==> flow/design.v (excerpt) <==
module yuv422_to_rgb (
input             pclk               ,  
input             presetn            ,  
input      [31:0] paddr              ,  
input      [31:0] pwdata             ,  
output reg [31:0] prdata             ,  
input         	  pwrite             ,  
input         	  psel               ,  
input         	  penable            , 
output            pslverr            ,  
output            pready             ,  
output reg        irq                ,  
output reg [95:0] rgb_out               
);
localparam IDLE    = 3'd0;
localparam LOAD    = 3'd1;
localparam CONVERT = 3'd2;
reg  [7:0] yuv_mem [0:7];     
reg  [7:0] y0;                
reg  [7:0] u0;                
reg  [7:0] y1;                
reg  [7:0] v0;                
reg  [7:0] y2;                
reg  [7:0] u1;                
reg  [7:0] y3;                
reg  [7:0] v1;                
wire [7:0] r0;                
wire [7:0] g0;                
wire [7:0] b0;                
wire [7:0] r1;                
wire [7:0] g1;                
wire [7:0] b1;                
wire [7:0] r2;                
wire [7:0] g2;                
wire [7:0] b2;                
wire [7:0] r3;                
wire [7:0] g3;                
wire [7:0] b3;                
reg        cnt_writes;        
reg  [2:0] state;             
reg        start_conversion;  
wire [3:0] result_ready;      
yuv_to_rgb conv0 (.clk(pclk), .rst_n(presetn), .start_conversion(start_conversion), .y(y0), .u(u0), .v(v0), .r(r0), .g(g0), .b(b0), .pixel_ready(result_ready[0]));
  ...
For scale: roughly 2,800 cells after synthesis, about 360 flip-flops, roughly 200 I/O pins.
make LEC_CHECK=0 CAP_MARGIN=20 CORE_MARGIN=2 CORE_UTILIZATION=40 SLEW_MARGIN=20 finish   # period 9.0 ns
run.sh (not shown) runs the stock make flow with config.mk's settings and CLKGATE_MAP_FILE=.
Next try:
Settings changed: CORE_UTILIZATION 40 to 68, CTS_CLUSTER_SIZE from default to 37, SETUP_SLACK_MARGIN from default to 1.24.
Clock period 9.0 ns to 6.92 ns, I/O delays scaled along.
Now the flow ran to the end with violations: setup timing.
Sequential share of layout area went down by 2.1 points.
Utilization climbs by 39 points.
Register-to-register slack gets worse by 1.1 ns.
Clock skew rose by 0.0065 ns.
Next try:
Settings changed: CORE_UTILIZATION 68 to 59, CTS_CLUSTER_SIZE 37 to default, SETUP_SLACK_MARGIN 1.24 to default.
Clock period 6.92 ns to 4.1 ns, I/O delays scaled along.
Outcome: The changed run finished but failed the layout checks on setup timing; clock-buffer cell count climbs by 5; core utilization drops by 5.2 points; register-to-register slack is worse by 2.6 ns; die size climbs by about a fifth; routed wire length climbs by a few percent.
Next try:
Settings changed: CORE_UTILIZATION 59 to 68, CTS_CLUSTER_SIZE from default to 35.
Clock period 4.1 ns to 6.66 ns, I/O delays scaled along.
What happened: The new run produced a layout that fails on setup timing. Sequential share of layout area is higher by 2.4 points. Final cell count is lower by 12%. Setup slack gains 2.3 ns. Die size is lower by 13%. Wire length is lower by 8.2%. Register-to-register slack gains 2.3 ns. Via count is lower by 5.5%. Synthesized cell count is unchanged.

========
== red ==
Starting RTL as in the previous note.
Settings: LEC_CHECK=0, CAP_MARGIN=5, CORE_MARGIN=2, CORE_UTILIZATION=72, CTS_CLUSTER_DIAMETER=90, CTS_CLUSTER_SIZE=22, PLACE_DENSITY=0.66, SETUP_SLACK_MARGIN=0.94, SLEW_MARGIN=20, TNS_END_PERCENT=5; clock period 6.57 ns.
Finished, but not clean: red, with setup timing.
> inputs changed (red -> blue)
Settings: CORE_UTILIZATION changed from 72 to 19; CAP_MARGIN changed from 5 to 20; CTS_CLUSTER_SIZE removed (was 22); SETUP_SLACK_MARGIN removed (was 0.94); CTS_CLUSTER_DIAMETER removed (was 90); PLACE_DENSITY removed (was 0.66); TNS_END_PERCENT removed (was 5); the clock period (ns, I/O delays scaled along) changed from 6.57 to 8.15.
## What came out
- No stage failed in blue, and the final checks on the layout all came back clean.
- blue vs red — global placer's final weighted congestion dropped 9.4%.
- Compared with red, blue shows a portion of the clock cycle consumed by the worst path in the final layout that is 14 points lower.
- Higher starting utilization of the core area goes to red over blue.
What green does differently from blue at the input level:
Settings: changing CAP_MARGIN from 20 to 5; setting PLACE_DENSITY to 0.66 for the first time; setting CTS_CLUSTER_DIAMETER to 90 for the first time; changing CORE_UTILIZATION from 19 to 72; changing the clock period (ns, I/O delays scaled along) from 8.15 to 6.57.
==> results <==
- blue reports its startpoint of the most critical setup path as v0[1] while green reports v0[2].
- Comparing green and blue, post-cts sizing count is lower on blue.
- green finished every stage; the final checks, however, were not passed, the failures being setup timing.
- Diff blue -> green: area taken by flip-flops and latches roughly the same, global-route usage higher.

========
## rev 12
yuv422_to_rgb again, from the RTL that the note above started with.
## yuv422_to_rgb
module yuv422_to_rgb (
input             pclk               ,  
input             presetn            ,  
input      [31:0] paddr              ,  
input      [31:0] pwdata             ,  
output reg [31:0] prdata             ,  
input         	  pwrite             ,  
input         	  psel               ,  
input         	  penable            , 
output            pslverr            ,  
output            pready             ,  
output reg        irq                ,  
output reg [95:0] rgb_out               
);
clock: 5.84 ns
lec_check: 0
abc_area: 1
cap_margin: 20
cell_pad_in_sites_detail_placement: 0
core_margin: 2
core_utilization: 72
cts_cluster_size: 72
gpl_routability_driven: 0
hold_slack_margin: 0.08
min_routing_layer: met1
place_density: 0.4
slew_margin: 20
tns_end_percent: 45
Although it ran to completion, rev 12 produced a layout that fails the final checks because of setup timing.
The following lists how rev 13 was set up differently from rev 12:
# rev 12
export LEC_CHECK = 0
export ABC_AREA = 1
export CAP_MARGIN = 20
export CELL_PAD_IN_SITES_DETAIL_PLACEMENT = 0
export CORE_MARGIN = 2
export CORE_UTILIZATION = 72
export CTS_CLUSTER_SIZE = 72
export GPL_ROUTABILITY_DRIVEN = 0
export HOLD_SLACK_MARGIN = 0.08
export MIN_ROUTING_LAYER = met1
export PLACE_DENSITY = 0.4
export SLEW_MARGIN = 20
export TNS_END_PERCENT = 45
create_clock -name core_clock -period 5.84 [get_ports {pclk}]
# rev 13
export LEC_CHECK = 0
export CAP_MARGIN = 20
export CORE_MARGIN = 2
export CORE_UTILIZATION = 60
export SLEW_MARGIN = 20
create_clock -name core_clock -period 6.13 [get_ports {pclk}]
Findings:
Non-clock inverter count in the final layout (rev 13 over rev 12): decrease, 242. Rev 13 vs rev 12: tightest slew margin relative to the limit up. Status for rev 12 and rev 13: no clean run. The flow for rev 13 finished, though final verification flagged setup timing. Delta (rev 13 minus rev 12): half-perimeter wire length after placement has decreased, relative area change from synthesis to final layout has increased, core utilization has decreased, achievable clock frequency has increased. Summary: with rev 12 as the reference, synthesized area in rev 13 moved down by a few percent. Looking only at placement-stage worst setup slack, and setting everything else aside, the higher value of rev 12 and rev 13 goes to rev 13.

========
Starting RTL as in the previous note.
clock: 6.38 ns
lec_check: 0
abc_area: 0
cap_margin: 20
cell_pad_in_sites_detail_placement: 0
core_margin: 2
core_utilization: 71
hold_slack_margin: -0.09
min_routing_layer: met1
place_density_lb_addon: 0.27
slew_margin: 20
tns_end_percent: 10
The baseline reached the layout checks and failed them: negative setup slack.
Rerun with:
==> flow/config.mk (replaced) <==
export PLATFORM = sky130hd
export DESIGN_NAME = yuv422_to_rgb
export DESIGN_NICKNAME = yuv422_to_rgb
export VERILOG_FILES = /design/flow/design.v
export SDC_FILE = /design/flow/constraint.sdc
export NUM_CORES = 4
export LEC_CHECK = 0
export CAP_MARGIN = 20
export CORE_MARGIN = 2
export CORE_UTILIZATION = 40
export SLEW_MARGIN = 20
==> flow/constraint.sdc (replaced) <==
create_clock -name core_clock -period 8.15 [get_ports {pclk}]
set_input_delay 1.6300 -clock core_clock [delete_from_list [all_inputs] [get_ports {pclk}]]
set_output_delay 1.6300 -clock core_clock [all_outputs]
set_load 0.01 [all_outputs]
The changed run finished with timing, DRC and antenna clean.
Sequential share of layout area increases by 1.8 points.
Worst setup slack gains 1100 ps.
Register-to-register slack gains 1100 ps.
Maximum frequency decreases by 9.1%.
Die size increases by 76%.
Final area decreases by 6.9%.
Flip-flop count is unchanged.
Core utilization decreases by 42 points.
Rerun with:
--- a/flow/config.mk
+++ b/flow/config.mk
@@ -10 +10,2 @@
-export CORE_UTILIZATION = 40
+export CORE_UTILIZATION = 62
+export PLACE_DENSITY = 0.42
==> flow/constraint.sdc (replaced) <==
create_clock -name core_clock -period 6.88 [get_ports {pclk}]
set_input_delay 1.3760 -clock core_clock [delete_from_list [all_inputs] [get_ports {pclk}]]
set_output_delay 1.3760 -clock core_clock [all_outputs]
set_load 0.01 [all_outputs]
With this change the flow finished with negative setup slack left.
Die area goes down by 35%.
Final area goes up by 4.8%.
Clock-buffer cell count does not change.
Setup slack is worse by 550 ps.
Final cell count goes down by 5.0%.
Rerun with:
--- a/flow/config.mk
+++ b/flow/config.mk
@@ -10,2 +10 @@
-export CORE_UTILIZATION = 62
-export PLACE_DENSITY = 0.42
+export CORE_UTILIZATION = 57
==> flow/constraint.sdc (replaced) <==
create_clock -name core_clock -period 4.53 [get_ports {pclk}]
set_input_delay 0.9060 -clock core_clock [delete_from_list [all_inputs] [get_ports {pclk}]]
set_output_delay 0.9060 -clock core_clock [all_outputs]
set_load 0.01 [all_outputs]
The changed run produced a layout that fails on negative setup slack.
Global-route usage is higher by 1.8 points.
Cell area is higher by 13%.
Synthesized cell count does not change.
Maximum frequency is higher by about 2.3%.
Sequential share of layout area is lower by 2.9 points.
Critical path depth is lower by 3.
Wire length is higher by 15%.

========
The RTL this note starts from:
==> flow/design.v <==
module yuv_to_rgb (
input            clk             ,  
input            rst_n           ,  
input            start_conversion,  
input      [7:0] y               , 
input      [7:0] u               ,
input      [7:0] v               ,
output reg [7:0] r               , 
output reg [7:0] g               , 
output reg [7:0] b               ,
output reg       pixel_ready        
);
parameter signed [15:0] C_1_402 = 16'h059C;   
parameter signed [15:0] C_0_344 = 16'h0160;   
parameter signed [15:0] C_0_714 = 16'h02DB;   
parameter signed [15:0] C_1_772 = 16'h0716;   
wire signed [15:0] y_s;
wire signed [15:0] u_s;
wire signed [15:0] v_s;
wire signed [31:0] r_temp;
wire signed [31:0] g_temp;
wire signed [31:0] b_temp;
assign y_s = y;
assign u_s = u - 128;   
assign v_s = v - 128;   
assign r_temp = y_s + ((v_s * C_1_402) >>> 10);
assign g_temp = y_s - ((u_s * C_0_344) >>> 10) - ((v_s * C_0_714) >>> 10);
assign b_temp = y_s + ((u_s * C_1_772) >>> 10);
always @(posedge clk or negedge rst_n)	
	if (~rst_n)	            r <= 8'h00; else
	if (start_conversion) begin	
		if (r_temp < 0)	    r <= 8'h00; else
		if (r_temp > 255) 	r <= 8'hFF; else
											    r <= r_temp[7:0];
	end
always @(posedge clk or negedge rst_n)	
	if (~rst_n)	            g <= 8'h00; else
	if (start_conversion) begin	
		if (g_temp < 0)	    g <= 8'h00; else
		if (g_temp > 255) 	g <= 8'hFF; else
											    g <= g_temp[7:0];
	end
always @(posedge clk or negedge rst_n)	
	if (~rst_n)	            b <= 8'h00; else
	if (start_conversion) begin	
		if (b_temp < 0)	    b <= 8'h00; else
		if (b_temp > 255) 	b <= 8'hFF; else
											    b <= b_temp[7:0];
	end
always @(posedge clk or negedge rst_n)
	if (~rst_n)     	        pixel_ready <= 1'b0; else
	if (pixel_ready)          pixel_ready <= 1'b0; else
	if (start_conversion)	    pixel_ready <= 1'b1;
endmodule
module yuv422_to_rgb (
input             pclk               ,  
input             presetn            ,  
input      [31:0] paddr              ,  
input      [31:0] pwdata             ,  
output reg [31:0] prdata             ,  
input         	  pwrite             ,  
input         	  psel               ,  
input         	  penable            , 
output            pslverr            ,  
output            pready             ,  
output reg        irq                ,  
output reg [95:0] rgb_out               
);
localparam IDLE    = 3'd0;
localparam LOAD    = 3'd1;
localparam CONVERT = 3'd2;
reg  [7:0] yuv_mem [0:7];     
reg  [7:0] y0;                
reg  [7:0] u0;                
reg  [7:0] y1;                
reg  [7:0] v0;                
reg  [7:0] y2;                
reg  [7:0] u1;                
reg  [7:0] y3;                
reg  [7:0] v1;                
wire [7:0] r0;                
wire [7:0] g0;                
wire [7:0] b0;                
wire [7:0] r1;                
wire [7:0] g1;                
wire [7:0] b1;                
wire [7:0] r2;                
wire [7:0] g2;                
wire [7:0] b2;                
wire [7:0] r3;                
wire [7:0] g3;                
wire [7:0] b3;                
reg        cnt_writes;        
reg  [2:0] state;             
reg        start_conversion;  
wire [3:0] result_ready;      
yuv_to_rgb conv0 (.clk(pclk), .rst_n(presetn), .start_conversion(start_conversion), .y(y0), .u(u0), .v(v0), .r(r0), .g(g0), .b(b0), .pixel_ready(result_ready[0]));
yuv_to_rgb conv1 (.clk(pclk), .rst_n(presetn), .start_conversion(start_conversion), .y(y1), .u(u0), .v(v0), .r(r1), .g(g1), .b(b1), .pixel_ready(result_ready[1]));
yuv_to_rgb conv2 (.clk(pclk), .rst_n(presetn), .start_conversion(start_conversion), .y(y2), .u(u1), .v(v1), .r(r2), .g(g2), .b(b2), .pixel_ready(result_ready[2]));
yuv_to_rgb conv3 (.clk(pclk), .rst_n(presetn), .start_conversion(start_conversion), .y(y3), .u(u1), .v(v1), .r(r3), .g(g3), .b(b3), .pixel_ready(result_ready[3]));
assign pready  = 1'b1;
assign pslverr = 1'b0;
always @(posedge pclk or negedge presetn)
	if (~presetn)	prdata <= 32'd0; else
	if (psel & ~penable & ~pwrite)	
		case(paddr[7:0])
			8'h20: prdata <= (state == IDLE) ? {32'hFFFFFFFF} : {32'd0};
			8'h30: prdata <= {rgb_out[95:72], 8'd0};   
			8'h34: prdata <= {rgb_out[71:48], 8'd0};   
			8'h38: prdata <= {rgb_out[47:24], 8'd0};   
			8'h3c: prdata <= {rgb_out[23:0], 8'd0};   
		endcase           
always @(posedge pclk or negedge presetn)
	if (~presetn)	                        cnt_writes <= 'd0; else
	if (psel & penable & pready & pwrite)	cnt_writes <= cnt_writes + 'd1;
always @(posedge pclk or negedge presetn)
	if (~presetn)	                                     start_conversion <= 1'b0; else
	if (start_conversion)                              start_conversion <= 1'b0; else
	if (psel & penable & pready & pwrite & cnt_writes) start_conversion <= 1'b1;
always @(posedge pclk or negedge presetn)
	if (~presetn)      	irq <= 1'b0; else
	if (irq)					  irq <= 1'b0; else
	if (&result_ready)	irq <= 1'b1;
always @(posedge pclk or negedge presetn)
	if (~presetn)	                                                  state <= IDLE; else
	case(state)
		IDLE    : if (psel & ~penable & pwrite)                       state <= LOAD;     
		LOAD    : if (psel & penable & pready & pwrite & cnt_writes)  state <= CONVERT;  
		CONVERT : if (&result_ready)                                  state <= IDLE;     
	endcase
always @(posedge pclk or negedge presetn)
	if (~presetn) begin	yuv_mem[0] <= 8'd0;
	                    yuv_mem[1] <= 8'd0;
	                    yuv_mem[2] <= 8'd0;
	                    yuv_mem[3] <= 8'd0;
	                    yuv_mem[4] <= 8'd0;
	                    yuv_mem[5] <= 8'd0;
	                    yuv_mem[6] <= 8'd0;
	                    yuv_mem[7] <= 8'd0; end else
	if (psel & pwrite & ~penable) 
		case (paddr[7:0])                               
      8'h10: begin yuv_mem[0] <= pwdata[7:0];           
									 yuv_mem[1] <= pwdata[15:8];          
									 yuv_mem[2] <= pwdata[23:16];         
									 yuv_mem[3] <= pwdata[31:24]; end     
      8'h14: begin yuv_mem[4] <= pwdata[7:0];           
                   yuv_mem[5] <= pwdata[15:8];          
                   yuv_mem[6] <= pwdata[23:16];         
                   yuv_mem[7] <= pwdata[31:24]; end     
    endcase
always @(posedge pclk or negedge presetn)
	if (~presetn)	            rgb_out <= 96'd0; else
	if (&result_ready)	      rgb_out <= {r0, g0, b0, r1, g1, b1, r2, g2, b2, r3, g3, b3};  
always @(posedge pclk or negedge presetn)
	if (~presetn)	                    y0 <= 'd0; else
	if ((state == LOAD) & cnt_writes) y0 <= yuv_mem[0];
always @(posedge pclk or negedge presetn)
	if (~presetn)	                    u0 <= 'd0; else
	if ((state == LOAD) & cnt_writes) u0 <= yuv_mem[1];
always @(posedge pclk or negedge presetn)
	if (~presetn)	                    y1 <= 'd0; else
	if ((state == LOAD) & cnt_writes) y1 <= yuv_mem[2];
always @(posedge pclk or negedge presetn)
	if (~presetn)	                    v0 <= 'd0; else
	if ((state == LOAD) & cnt_writes) v0 <= yuv_mem[3];
always @(posedge pclk or negedge presetn)
	if (~presetn)	                    y2 <= 'd0; else
	if ((state == LOAD) & cnt_writes) y2 <= yuv_mem[4];
always @(posedge pclk or negedge presetn)
	if (~presetn)	                    u1 <= 'd0; else
	if ((state == LOAD) & cnt_writes) u1 <= yuv_mem[5];
always @(posedge pclk or negedge presetn)
	if (~presetn)	                    y3 <= 'd0; else
	if ((state == LOAD) & cnt_writes) y3 <= yuv_mem[6];
always @(posedge pclk or negedge presetn)
	if (~presetn)	                    v1 <= 'd0; else
	if ((state == LOAD) & cnt_writes) v1 <= yuv_mem[7];
endmodule
export LEC_CHECK = 0
export CAP_MARGIN = 20
export CORE_MARGIN = 2
export CORE_UTILIZATION = 61
export SLEW_MARGIN = 20
create_clock -name core_clock -period 6.13 [get_ports {pclk}]
The starting point produced a layout that fails on negative setup slack.
Change:
CELL_PAD_IN_SITES_GLOBAL_PLACEMENT = 3   (was default)
CORE_UTILIZATION = 40   (was 61)
GPL_TIMING_DRIVEN = 0   (was default)
clock period = 9.0 ns   (was 6.13 ns; I/O delays follow)
Now the flow ran to the end with no violations.
Wire length rose by 5.7%.
Clock-buffer cell count rose by 5.
Global-route usage fell by 9.6 points.
Area after synthesis stays the same.
Via count fell by 8.2%.
Critical path depth rose by 3.
Final cell count rose by 1.3%.
Worst setup slack gains 1400 ps.
Change:
ABC_AREA = 1   (was default)
CELL_PAD_IN_SITES_GLOBAL_PLACEMENT = default   (was 3)
CORE_UTILIZATION = 62   (was 40)
CTS_CLUSTER_DIAMETER = 400   (was default)
GPL_TIMING_DRIVEN = default   (was 0)
clock period = 4.1 ns   (was 9.0 ns; I/O delays follow)
Effect: This time the run finished but failed the layout checks on negative setup slack. Fmax grows by 18%. Via count goes up by 54%. Wire length went up by about 40%. Clock-buffer cell count shrinks by 4. Die size fell by about 32%. Non-clock buffer count is higher by 585. Sequential share of layout area came out lower by 5.2 points.
Change:
CORE_ASPECT_RATIO = 0.5   (was default)
CORE_UTILIZATION = 72   (was 62)
CTS_CLUSTER_SIZE = 97   (was default)
PLACE_DENSITY_LB_ADDON = 0.0   (was default)
TNS_END_PERCENT = 15   (was default)
Effect: The new run ended with an error in global routing (5_1_grt) on GRT-0232; area after synthesis stays the same; synthesized cell count stays the same; die area fell by 13%.
